zinc:
Design cpu_system, start of the top module:
module cpu_system(
    input          clk,
    input          reset,
    output         imem_read,
    output [5:0]   imem_addr,
    input  [127:0] imem_rdata,
    input          imem_busywait,
    output         dmem_read,
    output         dmem_write,
    output [5:0]   dmem_addr,
    output [31:0]  dmem_wdata,
    input  [31:0]  dmem_rdata,
    input          dmem_busywait,
    output         ret_valid,
    output [31:0]  ret_pc,
    output         ret_rf_we,
    output [2:0]   ret_rf_waddr,
    output [7:0]   ret_rf_wdata
);
clock: 9.51 ns
lec_check: 0
cap_margin: 5
cell_pad_in_sites_detail_placement: 2
cell_pad_in_sites_global_placement: 1
core_margin: 2
core_utilization: 67
gpl_routability_driven: 0
gpl_timing_driven: 1
hold_slack_margin: 0.07
min_routing_layer: met2
slew_margin: 20
tns_end_percent: 50
run.sh (not shown) runs the stock make flow with config.mk's settings and CLKGATE_MAP_FILE=.
Status: zinc FAILED at detailed placement (3_5_place_dp) (tool error)
Setup changes, zinc to lagoon
==> flow/config.mk <==
export PLATFORM = sky130hd
export DESIGN_NAME = cpu_system
export DESIGN_NICKNAME = cpu_system
export VERILOG_FILES = /design/flow/design.v
export SDC_FILE = /design/flow/constraint.sdc
export NUM_CORES = 4
export LEC_CHECK = 0
export CAP_MARGIN = 20
export CELL_PAD_IN_SITES_GLOBAL_PLACEMENT = 1
export CORE_MARGIN = 2
export CORE_UTILIZATION = 59
export CTS_CLUSTER_SIZE = 14
export GPL_ROUTABILITY_DRIVEN = 0
export MIN_ROUTING_LAYER = met1
export PLACE_DENSITY = 0.61
export SLEW_MARGIN = 20
==> flow/constraint.sdc <==
create_clock -name core_clock -period 6.99 [get_ports {clk}]
set_input_delay 1.3980 -clock core_clock [delete_from_list [all_inputs] [get_ports {clk}]]
set_output_delay 1.3980 -clock core_clock [all_outputs]
set_load 0.01 [all_outputs]
Findings:
- Ran to the end and failed final checks on max-capacitance violations, max-slew violations, negative setup slack: lagoon.
- Delta (lagoon minus zinc): fraction of the yosys area taken by sequential cells did not really move; total die size has increased; total I/O pin count was more or less identical; number of placement rows increased by 6.8% relative to the old numbers; floorplan-stage core utilization shows a reduction of 8.2 points.
- Reported for zinc and lagoon, share of synthesized cell area in and, or, nand and nor gates turned out identical to the last digit.
- Re placeable core region: zinc and lagoon aren't equal, and the lower value belongs to zinc.
The inputs of indigo differ from those of lagoon as listed below.
==> flow/config.mk <==
export PLATFORM = sky130hd
export DESIGN_NAME = cpu_system
export DESIGN_NICKNAME = cpu_system
export VERILOG_FILES = /design/flow/design.v
export SDC_FILE = /design/flow/constraint.sdc
export NUM_CORES = 4
export LEC_CHECK = 0
export CAP_MARGIN = 20
export CELL_PAD_IN_SITES_DETAIL_PLACEMENT = 1
export CORE_MARGIN = 2
export CORE_UTILIZATION = 40
export SLEW_MARGIN = 20
==> flow/constraint.sdc <==
create_clock -name core_clock -period 9.0 [get_ports {clk}]
set_input_delay 1.8000 -clock core_clock [delete_from_list [all_inputs] [get_ports {clk}]]
set_output_delay 1.8000 -clock core_clock [all_outputs]
set_load 0.01 [all_outputs]
==> results <==
From the logs: indigo reached the end of the flow and failed the layout checks with negative setup slack.
indigo: first-iteration DRC count is about 15% lower than what lagoon reported.
As of indigo, instance count on the critical path had risen by a few percent compared to lagoon.
Relative to lagoon, all-layer global routing usage has gone down in indigo.
Min fraction of area in registers across lagoon and indigo: lagoon

## alpha
Starting RTL as in the previous note.
==> flow/design.v (excerpt) <==
module cpu_system(
    input          clk,
    input          reset,
    output         imem_read,
    output [5:0]   imem_addr,
    input  [127:0] imem_rdata,
    input          imem_busywait,
    output         dmem_read,
    output         dmem_write,
    output [5:0]   dmem_addr,
    output [31:0]  dmem_wdata,
    input  [31:0]  dmem_rdata,
    input          dmem_busywait,
    output         ret_valid,
    output [31:0]  ret_pc,
    output         ret_rf_we,
    output [2:0]   ret_rf_waddr,
    output [7:0]   ret_rf_wdata
);
    wire [31:0] PC, INSTRUCTION;
    wire [7:0] ALU_RESULT, REGOUT1, CACHE_READDATA;
    wire READENABLE_CACHE, WRITEENABLE_CACHE, CACHE_BUSYWAIT, INSTRUCT_CACHE_BUSYWAIT;
    CPU myCPU(PC, INSTRUCTION, clk, reset, READENABLE_CACHE, WRITEENABLE_CACHE, ALU_RESULT, REGOUT1, CACHE_READDATA, CACHE_BUSYWAIT, INSTRUCT_CACHE_BUSYWAIT,
              ret_valid, ret_rf_we, ret_rf_waddr, ret_rf_wdata);
    Instruct_Cache_Controller myInstruct_Cache_Controller(PC[9:0], imem_busywait, imem_rdata, INSTRUCT_CACHE_BUSYWAIT, imem_read, INSTRUCTION, imem_addr, clk, reset);
    Cache_Controller myCache_Controller(ALU_RESULT, REGOUT1, dmem_rdata, dmem_busywait, READENABLE_CACHE, WRITEENABLE_CACHE,
                                        dmem_addr, dmem_wdata, dmem_read, dmem_write, CACHE_BUSYWAIT, CACHE_READDATA,
                                        clk, reset);
    assign ret_pc = PC;
endmodule
==> flow/config.mk <==
export PLATFORM = sky130hd
export DESIGN_NAME = cpu_system
export DESIGN_NICKNAME = cpu_system
export VERILOG_FILES = /design/flow/design.v
export SDC_FILE = /design/flow/constraint.sdc
export NUM_CORES = 4
export LEC_CHECK = 0
export ABC_AREA = 1
export CAP_MARGIN = 20
export CELL_PAD_IN_SITES_GLOBAL_PLACEMENT = 0
export CORE_MARGIN = 2
export CORE_UTILIZATION = 61
export CTS_CLUSTER_DIAMETER = 29
export CTS_CLUSTER_SIZE = 34
export GPL_ROUTABILITY_DRIVEN = 1
export HOLD_SLACK_MARGIN = 0.29
export MIN_ROUTING_LAYER = met1
export PLACE_DENSITY = 0.64
export SETUP_SLACK_MARGIN = 2.85
export SLEW_MARGIN = 20
export TNS_END_PERCENT = 5
==> flow/constraint.sdc <==
create_clock -name core_clock -period 9.54 [get_ports {clk}]
set_input_delay 1.9080 -clock core_clock [delete_from_list [all_inputs] [get_ports {clk}]]
set_output_delay 1.9080 -clock core_clock [all_outputs]
set_load 0.01 [all_outputs]
alpha | stages: all done | timing, DRC, antenna: all pass
Modified inputs, beta compared to alpha
- CELL_PAD_IN_SITES_GLOBAL_PLACEMENT: 0 -> unset
- CTS_CLUSTER_SIZE: 34 -> unset
- GPL_ROUTABILITY_DRIVEN: 1 -> unset
- PLACE_DENSITY: 0.64 -> unset
- ABC_AREA: 1 -> unset
- MIN_ROUTING_LAYER: met1 -> unset
- TNS_END_PERCENT: 5 -> unset
- SETUP_SLACK_MARGIN: 2.85 -> unset
- HOLD_SLACK_MARGIN: 0.29 -> unset
- CTS_CLUSTER_DIAMETER: 29 -> unset
- the clock period (ns, I/O delays scaled along): 9.54 -> 5.4
### Flow results
- FAIL: beta; every other run in alpha and beta is clean
- Going from alpha to beta, detailed-placement wirelength estimate +about 9%; wire length -about 4.5%; die height -about 2.1%.
- Worst setup slack (beta over alpha): decrease, 4.38 ns
- beta gives less number of logic inverters in the finished layout than alpha did.
For gamma, these inputs were changed with respect to beta:
- changing CORE_UTILIZATION from 61 to 40
- changing the clock period (ns, I/O delays scaled along) from 5.4 to 5.37
Results
In gamma the implementation ran to completion but is not tape-out ready, as the final checks report setup timing. Logic share of the area came out lower on gamma than on beta. Cmp gamma vs beta: non-clock buffer count higher in gamma. Summary of gamma over beta: cell count shows an increase of 732, signed area change from the synthesized netlist to the final layout now larger.
